// mac_16bit
module mac_16bit(out_rounded,md,mr,clk,rst);
output reg [26:0] out_rounded;
input [15:0] md,mr;               
input clk,rst;
reg [15:0] MD,MR;
reg [39:0] acc;
wire [39:0] mult_out;
wire [17:0] PP0,PP1,PP2,PP3,PP4,PP5,PP6,PP7,PP8;
reg [31:0] PP0_reg,PP1_reg,PP2_reg,PP3_reg,PP4_reg,PP5_reg,PP6_reg,PP7_reg,PP8_reg;
wire [31:0] PP0_FULL,PP1_FULL,PP2_FULL,PP3_FULL,PP4_FULL,PP5_FULL,PP6_FULL,PP7_FULL,PP8_FULL;
wire [7:0] neg;
wire [31:0] sum0,carry0,sum1,carry1,sum2,carry2,sum3,carry3,sum4,carry4,sum5,carry5,sum6,carry6;
wire [39:0] new_acc;
reg [2:0] setup_count;
reg setup_completed;
reg [8:0] count;
generatePartialProducts PP(.PP0(PP0),.PP1(PP1),.PP2(PP2),.PP3(PP3),.PP4(PP4),.PP5(PP5),.PP6(PP6),.PP7(PP7),.PP8(PP8),.neg(neg),.MD(MD),.MR(MR));
genvar i;
assign PP0_FULL[16:0] = PP0;
for(i=31; i>16; i=i-1) begin
  assign PP0_FULL[i] = PP0_FULL[16];
end
assign PP1_FULL[18:2] = PP1;
for(i=31; i>18; i=i-1) begin
  assign PP1_FULL[i] = PP1_FULL[18];
end
assign PP1_FULL[1] = 1'b0;
assign PP1_FULL[0] = neg[0];
  ...
For scale: ~260 flip-flops, about 61 I/O pins, ~0.020 mm² of cells after synthesis.
Settings: LEC_CHECK=0, CAP_MARGIN=40, CORE_MARGIN=2, CORE_UTILIZATION=72, CTS_CLUSTER_SIZE=15, HOLD_SLACK_MARGIN=-0.1, SETUP_SLACK_MARGIN=0.18, SLEW_MARGIN=20; clock period 3.28 ns.
run.sh (not shown) runs the stock make flow with config.mk's settings and CLKGATE_MAP_FILE=.
The baseline finished but fails on capacitance limit, slew limit, setup timing.
Next try:
--- a/flow/config.mk
+++ b/flow/config.mk
@@ -8 +8 @@
-export CAP_MARGIN = 40
+export CAP_MARGIN = 5
@@ -11,3 +11,2 @@
-export CTS_CLUSTER_SIZE = 15
-export HOLD_SLACK_MARGIN = -0.1
-export SETUP_SLACK_MARGIN = 0.18
+export CTS_CLUSTER_SIZE = 75
+export PLACE_DENSITY_LB_ADDON = 0.0
==> flow/constraint.sdc (replaced) <==
create_clock -name core_clock -period 6.24 [get_ports {clk}]
set_input_delay 1.2480 -clock core_clock [delete_from_list [all_inputs] [get_ports {clk}]]
set_output_delay 1.2480 -clock core_clock [all_outputs]
set_load 0.01 [all_outputs]
Outcome: The new run reached the layout checks and failed them: setup timing; maximum frequency came out higher by about a fifth; hold slack barely changes; clock-buffer cell count goes down by 2; first-iteration DRC count came out lower by a quarter to a third; design area is lower by a little under a tenth; die size is unchanged; register-to-register slack is better by 4200 ps; routed wire length fell by a quarter to a third; synthesized area does not change.

========
Setup of red:
mac_16bit again, from the RTL that the note above started with.
==> flow/config.mk <==
export PLATFORM = sky130hd
export DESIGN_NAME = mac_16bit
export DESIGN_NICKNAME = mac_16bit
export VERILOG_FILES = /design/flow/design.v
export SDC_FILE = /design/flow/constraint.sdc
export NUM_CORES = 4
export LEC_CHECK = 0
export ABC_AREA = 0
export CAP_MARGIN = 15
export CORE_MARGIN = 2
export CORE_UTILIZATION = 47
export CTS_CLUSTER_SIZE = 95
export GPL_ROUTABILITY_DRIVEN = 0
export GPL_TIMING_DRIVEN = 1
export PLACE_DENSITY = 0.4
export SLEW_MARGIN = 10
==> flow/constraint.sdc <==
create_clock -name core_clock -period 11.6 [get_ports {clk}]
set_input_delay 2.3200 -clock core_clock [delete_from_list [all_inputs] [get_ports {clk}]]
set_output_delay 2.3200 -clock core_clock [all_outputs]
set_load 0.01 [all_outputs]
The inputs of blue differ from those of red as listed below.
- PLACE_DENSITY: 0.4 -> unset
- ABC_AREA: 0 -> unset
- SLEW_MARGIN: 10 -> 20
- CAP_MARGIN: 15 -> 20
- CTS_CLUSTER_SIZE: 95 -> unset
- GPL_ROUTABILITY_DRIVEN: 0 -> unset
- CORE_UTILIZATION: 47 -> 20
- GPL_TIMING_DRIVEN: 1 -> unset
- the clock period (ns, I/O delays scaled along): 11.6 -> 9.82
### Flow results
Delta (blue minus red): slack of the critical path went down 1.57 ns, core outline area moved up. Re post-synthesis compound-gate area fraction: no difference whatsoever between red and blue.
Changes in green relative to blue:
- TNS_END_PERCENT now 85, previously not set
- ABC_AREA now 1, previously not set
- MAX_ROUTING_LAYER now met4, previously not set
- CORE_UTILIZATION now 40, was 20
- the clock period (ns, I/O delays scaled along) now 9.72, was 9.82
Findings:
green has completed all stages; timing, DRC and antenna checks passed.
Post-route worst setup slack was higher in green than in blue.
blue → green: number of DRC violations after detailed-routing iteration 0 dropped 48, synthesized cell count higher, die area now sits lower.
